==> flow/design.v <==
module alu (
    input               i_clk,
    input               i_rst_n,
    input               i_valid,
    input signed [11:0] i_data_a,
    input signed [11:0] i_data_b,
    input        [2:0]  i_inst,
    output              o_valid,
    output       [11:0] o_data,
    output              o_overflow
);
reg  [11:0] o_data_w, o_data_r;
reg         o_valid_w, o_valid_r;
reg         o_overflow_w, o_overflow_r;
reg  [19:0] data_old;
reg         overflow_old;
wire [12:0] data_add, data_sub, data_mean;
wire [23:0] data_mul;
wire [19:0] data_mul_round;
wire [20:0] data_mac;
wire [11:0] data_a_abs, data_b_abs;
assign o_valid = o_valid_r;
assign o_data = o_data_r;
assign o_overflow = o_overflow_r;
assign data_add = {i_data_a[11], i_data_a} + {i_data_b[11], i_data_b};
assign data_sub = {i_data_a[11], i_data_a} - {i_data_b[11], i_data_b};
assign data_mul = {{12{i_data_a[11]}}, i_data_a} * {{12{i_data_b[11]}}, i_data_b};
assign data_mul_round = {data_mul[23], data_mul[23:5]} + {19'd0, data_mul[4]};
assign data_mac = {data_mul_round[19], data_mul_round} + {data_old[19], data_old};
assign data_mean = data_add >> 1;
assign data_a_abs = i_data_a[11]? ~(i_data_a)+12'd1: i_data_a;
assign data_b_abs = i_data_b[11]? ~(i_data_b)+12'd1: i_data_b;
always@(*) begin
  o_data_w = 12'd0;
  o_valid_w = i_valid;
  o_overflow_w = 1'b0;
  case(i_inst)
    3'b000: begin  
      o_overflow_w = ^data_add[12:11];
      o_data_w = data_add[11:0];
    end
    3'b001: begin  
      o_overflow_w = ^data_sub[12:11];
      o_data_w = data_sub[11:0];
    end
    3'b010: begin  
      o_data_w = data_mul_round[11:0];
      o_overflow_w = ~(data_mul_round[19:11] == 9'b1_1111_1111 | data_mul_round[19:11] == 9'b0_0000_0000);
    end
    3'b011: begin  
      o_data_w = data_mac[11:0]; 
      o_overflow_w = ~(data_mac[20:11] == 10'b11_1111_1111 | data_mac[20:11] == 10'b00_0000_0000) | overflow_old;
    end
    3'b100: begin  
      o_data_w = ~(i_data_a ^ i_data_b);
    end
    3'b101: begin  
      o_data_w = ~i_data_a[11]? i_data_a: 12'd0;
    end
    3'b110: begin  
      o_data_w = data_mean[11:0];
    end
    3'b111: begin  
      o_data_w = (data_a_abs >= data_b_abs)? data_a_abs: data_b_abs;
    end
  endcase
end
always@(posedge i_clk or negedge i_rst_n) begin
  if(~i_rst_n) begin
    o_data_r <= 12'd0;
    o_overflow_r <= 1'b0;
    o_valid_r <= 1'b0;
  end 
  else begin
    o_data_r <= o_data_w;
    o_overflow_r <= o_overflow_w;
    o_valid_r <= o_valid_w;
  end
end
always@(posedge i_clk or negedge i_rst_n) begin
  if(~i_rst_n) begin
    data_old <= 20'd0;
    overflow_old <= 1'b0;
  end
  else if(i_valid) begin
    if(i_inst == 3'b011)begin
      data_old <= {{8{o_data_w[11]}}, o_data_w};
      overflow_old <= o_overflow_w;
    end
    else begin
      data_old <= 20'd0;
      overflow_old <= 1'b0;
    end
  end
end
endmodule
==> flow/run.sh <==
#!/bin/bash
# the make line also repeats each setting of config.mk as NAME=value (left out here)
make -C /OpenROAD-flow-scripts/flow DESIGN_CONFIG=/design/flow/config.mk WORK_HOME=/design/flow/orfs CLKGATE_MAP_FILE= finish
==> flow/config.mk <==
export PLATFORM = sky130hd
export DESIGN_NAME = alu
export DESIGN_NICKNAME = alu
export VERILOG_FILES = /design/flow/design.v
export SDC_FILE = /design/flow/constraint.sdc
export NUM_CORES = 4
export LEC_CHECK = 0
export CAP_MARGIN = 20
export CORE_MARGIN = 2
export CORE_UTILIZATION = 68
export CTS_CLUSTER_DIAMETER = 371
export CTS_CLUSTER_SIZE = 98
export SLEW_MARGIN = 20
export TNS_END_PERCENT = 30
==> flow/constraint.sdc <==
create_clock -name core_clock -period 8.55 [get_ports {i_clk}]
set_input_delay 1.7100 -clock core_clock [delete_from_list [all_inputs] [get_ports {i_clk}]]
set_output_delay 1.7100 -clock core_clock [all_outputs]
set_load 0.01 [all_outputs]
==> ci_impl_report.md <==
### Metrics collected by this job

| Metric | Value |
|---|---|
| Placement Rows | `~45` |
| Mux share | `0.0145` |
| Die ar. | `0.0164 mm²` |
| Number of port buffers | `around 43` |
| Adder Share, Synth | `0.399` |
| Sink Count | `27` |
| Die span in x | `128 µm` |
| Synth top cell by count | `inv_1` |
| Stopped at | `5_1_grt` |
| Most frequent cells after synthesis | `inv_1, fa_1, nand2_1` |
| Final Wtd Congestion | `0.970` |
| Synth cell types | `73` |
| Overflow after GRT | `106` |
| Yosys top cell by area | `fa_1` |
| Floorplan core density | `0.691` |
| CTS root buffer | `clkbuf_16` |
| Simple-Gate Area Share | `0.190` |
| Yosys stat area | `roughly 0.010 mm²` |
| Stop err | `[ERROR GRT-0232] Routing congestion too high. Check the congestion heatmap in the GUI.` |
| Gate Count Post-Synth | `1312` |
| Htree depth | `1` |
| Dpl cell area | `between 0.01 and 0.015 mm²` |
| IO Count | `44` |
| Synth flops | `27` |
| Core area | `approximately 0.015 mm²` |
| Clock buffer depth | `2` |
| GRT Total Usage | `0.764` |
| Logic family by area | `adder cells` |
| Yosys warning total | `1` |
| Post-synth design cell area | `~0.010 mm²` |
| Seq share, synth | `0.0645` |
| Xor/xnor cell area share of the yosys netlist | `0.0726` |
| Floorplan net count | `1591` |
| Die Y | `around 130 µm` |
| Final HPWL DP | `27400 µm` |
| Top cells, area | `fa_1, ha_1, inv_1` |
| Post-synth EDFFs | `0` |
| Top-area cell share | `0.270` |
| Num CTS Buffers | `3` |
| Hold-fix buffer count after cts | `0` |
| Yosys stat cell total | `about 1.3k` |
| Synth Area in Compound Gates | `0.162` |
| Ys async rst share | `1.00` |
| Syn avg cell area | `7.98 µm²` |
| Most common reg cell | `dfrtp_1` |
| Outcome | `stopped before the end` |
## through the flow
step                total power [µW]  cells  setup WS, ns
floorplan                       6200   1312        -0.331
global placement               10100   1733         -1.03
detailed placement             10500   1733         -1.30
CTS                            11700   1792        -0.307
## what timing repair did
| action | CTS |
|---|---|
| pin swaps | 92 |
| endpoints found under the setup margin | 9 |
| buffers inserted | 54 |
| gates resized | 184 |
| gates cloned | 3 |
## layer usage
layer  GRT overflow  GRT usage
met2             52      0.953
met4             52      0.813
met3              2      0.605
met1              0      0.736
met5              0      0.146
No activity file was given, so power comes from the tool's default toggle rates.
